Setup of violet:
## ALU_TOP
module ALU_TOP #(parameter wid =16,parameter MB=32)   
  (
   input  wire [wid-1:0] A,
   input  wire [wid-1:0] B,
   input  wire [3:0]     alu_fun,
   input  wire           clk,
   input  wire           rest,
   output wire  [wid-1:0]  ari_out,   
   output wire            carry_out,
   output wire            ari_flag,
   output wire  [wid-1:0] log_out,
   output wire            log_flag,
   output wire  [wid-1:0] cmp_out,
   output wire            cmp_flag,
   output wire  [wid-1:0] shift_out,
   output wire            shift_flag
   );
Settings: LEC_CHECK=0, CAP_MARGIN=20, CORE_MARGIN=2, CORE_UTILIZATION=69, CTS_CLUSTER_DIAMETER=231, CTS_CLUSTER_SIZE=100, SLEW_MARGIN=20; clock period 42.2 ns.
run.sh (not shown) runs the stock make flow with config.mk's settings and CLKGATE_MAP_FILE=.
violet: done, clean on timing, DRC and antenna
#### Input delta (amber over violet)
- CTS_CLUSTER_DIAMETER no longer set, was 231
- TNS_END_PERCENT now 10, previously not set
- CTS_CLUSTER_SIZE no longer set, was 100
- CORE_UTILIZATION now 56, was 69
- ABC_AREA now 1, previously not set
- the clock period (ns, I/O delays scaled along) now 19.1, was 42.2
Notes after the runs:
- amber: flow complete, layout not clean; failing: negative setup slack
- violet was carried through to the last stage, and its layout satisfied the timing, DRC and antenna checks.
- Summary of the comparison: sequential share of layout area is lower in amber, relative to violet.
- Going from violet to amber, routed length on met1 grew by more than 10%.
- Looking at routed wire length across amber and violet, the one that comes out lower is violet.
- amber: power in the clock group higher than violet
- Against violet, first-pass GRT wire length in amber rose by more than 10%.
- Taking violet as the reference, in amber maximum net fanout on the critical path went down by 14; synthesized-area fraction occupied by ao, oa, aoi and oai cells shows a reduction of 7.5 points; number of instances in the synthesized netlist increased 408.
Input-level comparison between tundra and amber:
- swapping 56 for 72 in CORE_UTILIZATION
- clearing ABC_AREA, which used to be 1
- putting SETUP_SLACK_MARGIN at -0.67 where nothing was set
- clearing TNS_END_PERCENT, which used to be 10
- swapping 19.1 for 8.61 in the clock period (ns, I/O delays scaled along)
Notes after the runs:
Between amber and tundra, synthesized-area fraction occupied by xor and xnor cells is lower for amber, tundra comes in above that.
Measured against each other, amber and tundra differ in die size, the lower figure coming from tundra.
Delta (tundra minus amber): number of synthesized register bits held steady, synthesized area shrank by 430 um2, chip area from the yosys synthesis statistics shrank by about 2.8%, async set or reset register ratio after synthesis held steady, placement row count shrank by 13%.
The sequential area share after synthesis number comes out lower for amber vs tundra.
amber → tundra: share of synthesized cell area in and-or and or-and compound cells now larger; multiplexer area fraction after synthesis went up 5.0 points.
Of amber and tundra, only tundra never reached the final stage.
--- input diff tundra..indigo ---
- SETUP_SLACK_MARGIN now -2.0, was -0.67
- CORE_UTILIZATION now 66, was 72
- the clock period (ns, I/O delays scaled along) now 29.8, was 8.61
- [compare] base=tundra new=indigo: placement row count up 3; full die area up about 9%.
- Measured against each other, indigo and tundra differ in height of the chip, the lower figure coming from tundra.
- indigo: all stages done; final checks FAILED (negative setup slack).
For fjord, these inputs were changed with respect to indigo:
- PLACE_DENSITY_LB_ADDON: unset -> 0.23
- SETUP_SLACK_MARGIN: -2.0 -> 5.0
- CORE_UTILIZATION: 66 -> 40
- the clock period (ns, I/O delays scaled along): 29.8 -> 35.0
--- outcome ---
- Every stage of the flow completed for fjord, and the final layout passed the timing, DRC and antenna checks.
- indigo → fjord: global-route usage decreased 18 points; effective utilization at floorplan decreased by 26 points relative to the old numbers; clock power share +1.1 points; total die area rose 63%; number of antenna cells inserted dropped 2.
- Between indigo and fjord, post-route clock period utilization decreased.
- In the flow results for fjord and indigo, the post-layout instance area is larger on fjord.
- Diff indigo -> fjord: width of the die higher; sum of routed wire length over all layers higher; least setup slack across all paths after layout higher.
Here is what was changed in the inputs of ember compared with fjord.
- removing PLACE_DENSITY_LB_ADDON (formerly 0.23)
- removing SETUP_SLACK_MARGIN (formerly 5.0)
- changing the clock period (ns, I/O delays scaled along) from 35.0 to 34.2
Results
ember was carried through to the last stage, and its layout satisfied the timing, DRC and antenna checks.
Count of placed standard cells including taps grows slightly when moving from fjord to ember.
When ember is measured against fjord, its number of antenna violations at the first check in global routing turns out 1 higher.
ember ended up with a lower switching power summed over all nets than fjord did.
[compare] base=fjord new=ember: layout clock buffer count about even; global-route wire length before repair fell 6.2 mm; data arrival time of the critical path rose 2.07 ns; core utilization fell 6.6 points.
Of ember and fjord, the lower post-layout period usage of the worst path belongs to fjord.
Reported for ember and fjord, number of placement rows turned out identical to the last digit.
Routed wire in ember totals less than in fjord.
Final setup slack of the worst path sits lower in ember than in fjord.


ALU_TOP again, from the RTL that the note above started with.
export LEC_CHECK = 0
export CAP_MARGIN = 20
export CORE_MARGIN = 2
export CORE_UTILIZATION = 70
export CTS_CLUSTER_DIAMETER = 43
export CTS_CLUSTER_SIZE = 36
export HOLD_SLACK_MARGIN = -0.09
export MAX_ROUTING_LAYER = met4
export PLACE_DENSITY = 0.65
export SETUP_SLACK_MARGIN = 5.0
export SLEW_MARGIN = 20
export TNS_END_PERCENT = 5
create_clock -name core_clock -period 32.1 [get_ports {clk}]
The first run died in global routing (5_1_grt).
Rerun with:
CTS_CLUSTER_DIAMETER = default   (was 43)
MAX_ROUTING_LAYER = default   (was met4)
PLACE_DENSITY = default   (was 0.65)
=>
- The changed run reached the layout checks and failed them: negative setup slack
- area after synthesis stays the same
- die area does not change
- synthesized cell count is unchanged
Rerun with:
CORE_UTILIZATION = 44   (was 70)
CTS_CLUSTER_SIZE = default   (was 36)
HOLD_SLACK_MARGIN = default   (was -0.09)
SETUP_SLACK_MARGIN = default   (was 5.0)
TNS_END_PERCENT = default   (was 5)
clock period = 34.2 ns   (was 32.1 ns; I/O delays follow)
Outcome:
- Now the flow completed with no timing, DRC or antenna violations
- clock-buffer cell count is unchanged
- final area shrinks by 9.7%
- combinational power shrinks by 19%
- routed wire length shrinks by 22%
- die size grows by 57%
- global-route usage shrinks by 24 points
- via count shrinks by 22%
- critical path depth shrinks by 8
- synthesized cell count does not change
- worst setup slack is better by 1900 ps
Rerun with:
CORE_UTILIZATION = 66   (was 44)
clock period = 28.7 ns   (was 34.2 ns; I/O delays follow)
=> Now the flow aborted during global routing (5_1_grt). Die area falls by 33%. Synthesized area is unchanged. Synthesized cell count is unchanged.


== run A ==
Starting RTL as in the previous note.
Design ALU_TOP, start of the top module:
module ALU_TOP #(parameter wid =16,parameter MB=32)   
  (
   input  wire [wid-1:0] A,
   input  wire [wid-1:0] B,
   input  wire [3:0]     alu_fun,
   input  wire           clk,
   input  wire           rest,
   output wire  [wid-1:0]  ari_out,   
   output wire            carry_out,
   output wire            ari_flag,
   output wire  [wid-1:0] log_out,
   output wire            log_flag,
   output wire  [wid-1:0] cmp_out,
   output wire            cmp_flag,
   output wire  [wid-1:0] shift_out,
   output wire            shift_flag
   ); 
  wire  AR_EN,LO_EN,CM_EN,SH_EN; 
  wire [1:0]  ms,ls;
  assign ms=alu_fun[1:0];
  assign ls=alu_fun[3:2];
  ari_unit U_arithmatic (
  .A(A),
  .B(B),
  .clk(clk),
  .rest(rest),
  .alu_fun(ms),
  .ari_EN(AR_EN),
  .ari_out(ari_out),
  .carry_out(carry_out),
  .ari_flag(ari_flag)
  );
  cmp_unit U_compare (
  .A(A),
  .B(B),
  .clk(clk),
  .rest(rest),
  .alu_fun(ms),
  .cmp_EN(CM_EN),
  .cmp_out(cmp_out),
  .cmp_flag(cmp_flag)
  );
  log_unit U_logic (
  .A(A),
  .B(B),
  .clk(clk),
  .rest(rest),
  .alu_fun(ms),
  .log_EN(LO_EN),
  .log_out(log_out),
  .log_flag(log_flag)
  );
  shift_unit U_shift (
  .A(A),
  .B(B),
  .clk(clk),
  .rest(rest),
  .alu_fun(ms),
  .shift_EN(SH_EN),
  .shift_out(shift_out),
  .shift_flag(shift_flag)
  );
  dec_unit U_decoder (
  .alu_fun(ls),
  .cmp_EN(CM_EN),
  .ari_EN(AR_EN),
  .shift_EN(SH_EN),
  .log_EN(LO_EN)
  );
endmodule 
==> flow/config.mk <==
export PLATFORM = sky130hd
export DESIGN_NAME = ALU_TOP
export DESIGN_NICKNAME = ALU_TOP
export VERILOG_FILES = /design/flow/design.v
export SDC_FILE = /design/flow/constraint.sdc
export NUM_CORES = 4
export LEC_CHECK = 0
export CAP_MARGIN = 20
export CORE_MARGIN = 2
export CORE_UTILIZATION = 70
export CTS_CLUSTER_DIAMETER = 232
export CTS_CLUSTER_SIZE = 37
export MAX_ROUTING_LAYER = met4
export PLACE_DENSITY = 0.62
export SLEW_MARGIN = 20
export TNS_END_PERCENT = 5
==> flow/constraint.sdc <==
create_clock -name core_clock -period 29.4 [get_ports {clk}]
set_input_delay 5.8800 -clock core_clock [delete_from_list [all_inputs] [get_ports {clk}]]
set_output_delay 5.8800 -clock core_clock [all_outputs]
set_load 0.01 [all_outputs]
Run A did not finish; a tool error ended it in 5_1_grt.
Inputs modified between run A and run B:
--- a/flow/config.mk
+++ b/flow/config.mk
@@ -8,9 +8,4 @@
 export CAP_MARGIN = 20
 export CORE_MARGIN = 2
-export CORE_UTILIZATION = 70
-export CTS_CLUSTER_DIAMETER = 232
-export CTS_CLUSTER_SIZE = 37
-export MAX_ROUTING_LAYER = met4
-export PLACE_DENSITY = 0.62
+export CORE_UTILIZATION = 11
 export SLEW_MARGIN = 20
-export TNS_END_PERCENT = 5
==> flow/constraint.sdc <==
create_clock -name core_clock -period 42.2 [get_ports {clk}]
set_input_delay 8.4400 -clock core_clock [delete_from_list [all_inputs] [get_ports {clk}]]
set_output_delay 8.4400 -clock core_clock [all_outputs]
set_load 0.01 [all_outputs]
Results
Run B gives more core area than run A did.
From run A to run B the numbers moved as follows: final RePlAce weighted congestion has decreased, instance area after placement has decreased, gate count after technology mapping has remained practically unchanged, initial cell density of the core has decreased, total setup buffers inserted after CTS has decreased.
Delta(die outline area, run B - run A) > 0
Run B finished end to end and its layout was clean on timing, DRC and antenna.
Setup changes, run B to run C
--- a/flow/config.mk
+++ b/flow/config.mk
@@ -8,4 +8,5 @@
 export CAP_MARGIN = 20
 export CORE_MARGIN = 2
-export CORE_UTILIZATION = 11
+export CORE_UTILIZATION = 58
 export SLEW_MARGIN = 20
+export TNS_END_PERCENT = 5
==> flow/constraint.sdc <==
create_clock -name core_clock -period 29.4 [get_ports {clk}]
set_input_delay 5.8800 -clock core_clock [delete_from_list [all_inputs] [get_ports {clk}]]
set_output_delay 5.8800 -clock core_clock [all_outputs]
set_load 0.01 [all_outputs]
## What came out
Of run C and run B, it is run C that has the lower switching fraction of total power.
Run C: highest fanout seen on the critical path is 2 lower than what run B reported.
Per the comparison of run C with run B, non-clock buffer count rose by 378; sequential cell count stayed essentially flat.
Compared with run B, first-pass GRT wire length in run C decreased by a few percent.
Looking at routed wire length, run C sits 2.9 mm lower than run B does.
Re net switching power figure: run C and run B aren't equal, and the higher value belongs to run C.
| clock power share | run C vs run B | 1.5 points lower |
[flow] run C | stages: complete | final checks: fail | reason: negative setup slack
Run B -> run C: number of nets with antenna violations after detailed routing delta 0, exact match
Setup changes, run C to run D
--- a/flow/config.mk
+++ b/flow/config.mk
@@ -6,7 +6,8 @@
 export NUM_CORES = 4
 export LEC_CHECK = 0
+export ABC_AREA = 1
 export CAP_MARGIN = 20
 export CORE_MARGIN = 2
-export CORE_UTILIZATION = 58
+export CORE_UTILIZATION = 68
+export SETUP_SLACK_MARGIN = 2.13
 export SLEW_MARGIN = 20
-export TNS_END_PERCENT = 5
==> flow/constraint.sdc <==
create_clock -name core_clock -period 8.61 [get_ports {clk}]
set_input_delay 1.7220 -clock core_clock [delete_from_list [all_inputs] [get_ports {clk}]]
set_output_delay 1.7220 -clock core_clock [all_outputs]
set_load 0.01 [all_outputs]
==> results <==
Run status, run D: aborted in 4_1_cts, error DPL-0038. Looking only at floorplan die area, and setting everything else aside, the higher value of run C and run D goes to run C. The mux cell area share after synthesis reported for run D is smaller than that of run C by 5.0 points. Diff run C -> run D: synthesized cell count went up by 21%; number of cells in Yosys stat went up by 21%.
Edits applied to the flow inputs when going from run D to run E:
--- a/flow/config.mk
+++ b/flow/config.mk
@@ -9,5 +9,6 @@
 export CAP_MARGIN = 20
 export CORE_MARGIN = 2
-export CORE_UTILIZATION = 68
-export SETUP_SLACK_MARGIN = 2.13
+export CORE_UTILIZATION = 71
+export PLACE_DENSITY = 0.39
 export SLEW_MARGIN = 20
+export TNS_END_PERCENT = 5
==> flow/constraint.sdc <==
create_clock -name core_clock -period 15.2 [get_ports {clk}]
set_input_delay 3.0400 -clock core_clock [delete_from_list [all_inputs] [get_ports {clk}]]
set_output_delay 3.0400 -clock core_clock [all_outputs]
set_load 0.01 [all_outputs]
==> results <==
Sort run D and run E by total placed instance area, ascending, and run E comes first.
Run E did not finish; a tool error ended it in 5_1_grt.
Looking only at share of the core filled by cells before placement, and setting everything else aside, the lower value of run D and run E goes to run D.
Where worst setup timing slack at the placement stage is concerned, run D is outperformed by run E.
On routability congestion estimate from global placement: between run D and run E, it ends up higher for run E.
Synthesized cell count came out exactly the same in run D and run E.
Comparing run D and run E, the higher half-perimeter wire length after detailed placement was measured on run E.


Setup of run 1:
Starting RTL as in the previous note.
make LEC_CHECK=0 ABC_AREA=1 CAP_MARGIN=20 CORE_MARGIN=2 CORE_UTILIZATION=59 CTS_CLUSTER_SIZE=98 SLEW_MARGIN=20 TNS_END_PERCENT=25 finish   # period 19.0 ns
Ran to the end and failed final checks on setup timing: run 1.
> inputs changed (run 1 -> run 2)
- an added PLACE_DENSITY_LB_ADDON of 0.07
- a change of CTS_CLUSTER_SIZE from 98 to 68
- an added CORE_ASPECT_RATIO of 1.12
- a change of CORE_UTILIZATION from 59 to 71
- an added SETUP_SLACK_MARGIN of 5.0
- a change of TNS_END_PERCENT from 25 to 90
- an added MAX_ROUTING_LAYER of met5
- an added CTS_CLUSTER_DIAMETER of 196
- an added HOLD_SLACK_MARGIN of 0.29
## What came out
Compared with run 1, in run 2 core outline area shrank by 17%, die width saw a decrease, area of placed instances shows an increase of about 1.1%, die extent in y shows a reduction of about 3.4%, worst setup slack after placement lost 1790 ps.
Total cell area reported by yosys after synthesis came out exactly the same in run 1 and run 2.
Tool error DPL-0038 stopped run 2 during clock tree synthesis; no final results.
Edits applied to the flow inputs when going from run 2 to run 3:
- swapping 5.0 for -0.4 in SETUP_SLACK_MARGIN
- swapping 19.0 for 29.5 in the clock period (ns, I/O delays scaled along)
### Flow results
Status: run 2 FAILED at clock tree synthesis (tool error). The flow for run 3 finished, though final verification flagged setup timing. From run 2 to run 3, area fraction in full adders, half adders and majority gates did not move at all. Run 3 ended up with a lower HPWL reported at the end of detailed placement than run 2 did. When run 3 is set beside run 2, its total instance count after detailed placement turns out to be 333 smaller. Run 3 ended with more worst setup slack after placement than run 2. From run 3 to run 2, chip footprint did not move at all. As far as chip area line of the yosys report goes, run 2 and run 3 are indistinguishable; the numbers are identical. From run 3 to run 2, vertical die size did not move at all.
The following lists how run 4 was set up differently from run 3:
- PLACE_DENSITY now 0.5, previously not set
- PLACE_DENSITY_LB_ADDON no longer set, was 0.07
- HOLD_SLACK_MARGIN no longer set, was 0.29
- CORE_UTILIZATION now 70, was 71
- CTS_CLUSTER_SIZE now 35, was 68
- CAP_MARGIN now 15, was 20
- the clock period (ns, I/O delays scaled along) now 13.2, was 29.5
### Flow results
- Comparing run 4 against run 3, there is no change at all in register area share after synthesis.
- Run 4 did not make it past clock tree synthesis, where a tool error ended it.
- Run 3 → run 4: post-synthesis share of cell area spent on and-or and or-and gates was more or less identical, overall die width went up by about 0.7%, placeable core area went up by 1.0%, share of synthesized cell area in and, or, nand and nor gates was more or less identical, HPWL after detailed placement went up by 12000 um.
- Overall die height (higher): run 4
- Going from run 3 to run 4, pre-placement core utilization shrinks by 0.71 points.
- The weighted congestion reported at the end of routability-driven placement reported for run 4 is greater than that of run 3 by about 1.7%.
- The post-synthesis share of cell area spent on full adders, half adders and majority gates of run 3 and that of run 4 are within noise of each other.
- Die area: lower on run 3
Power is estimated from default activity; no workload was simulated.
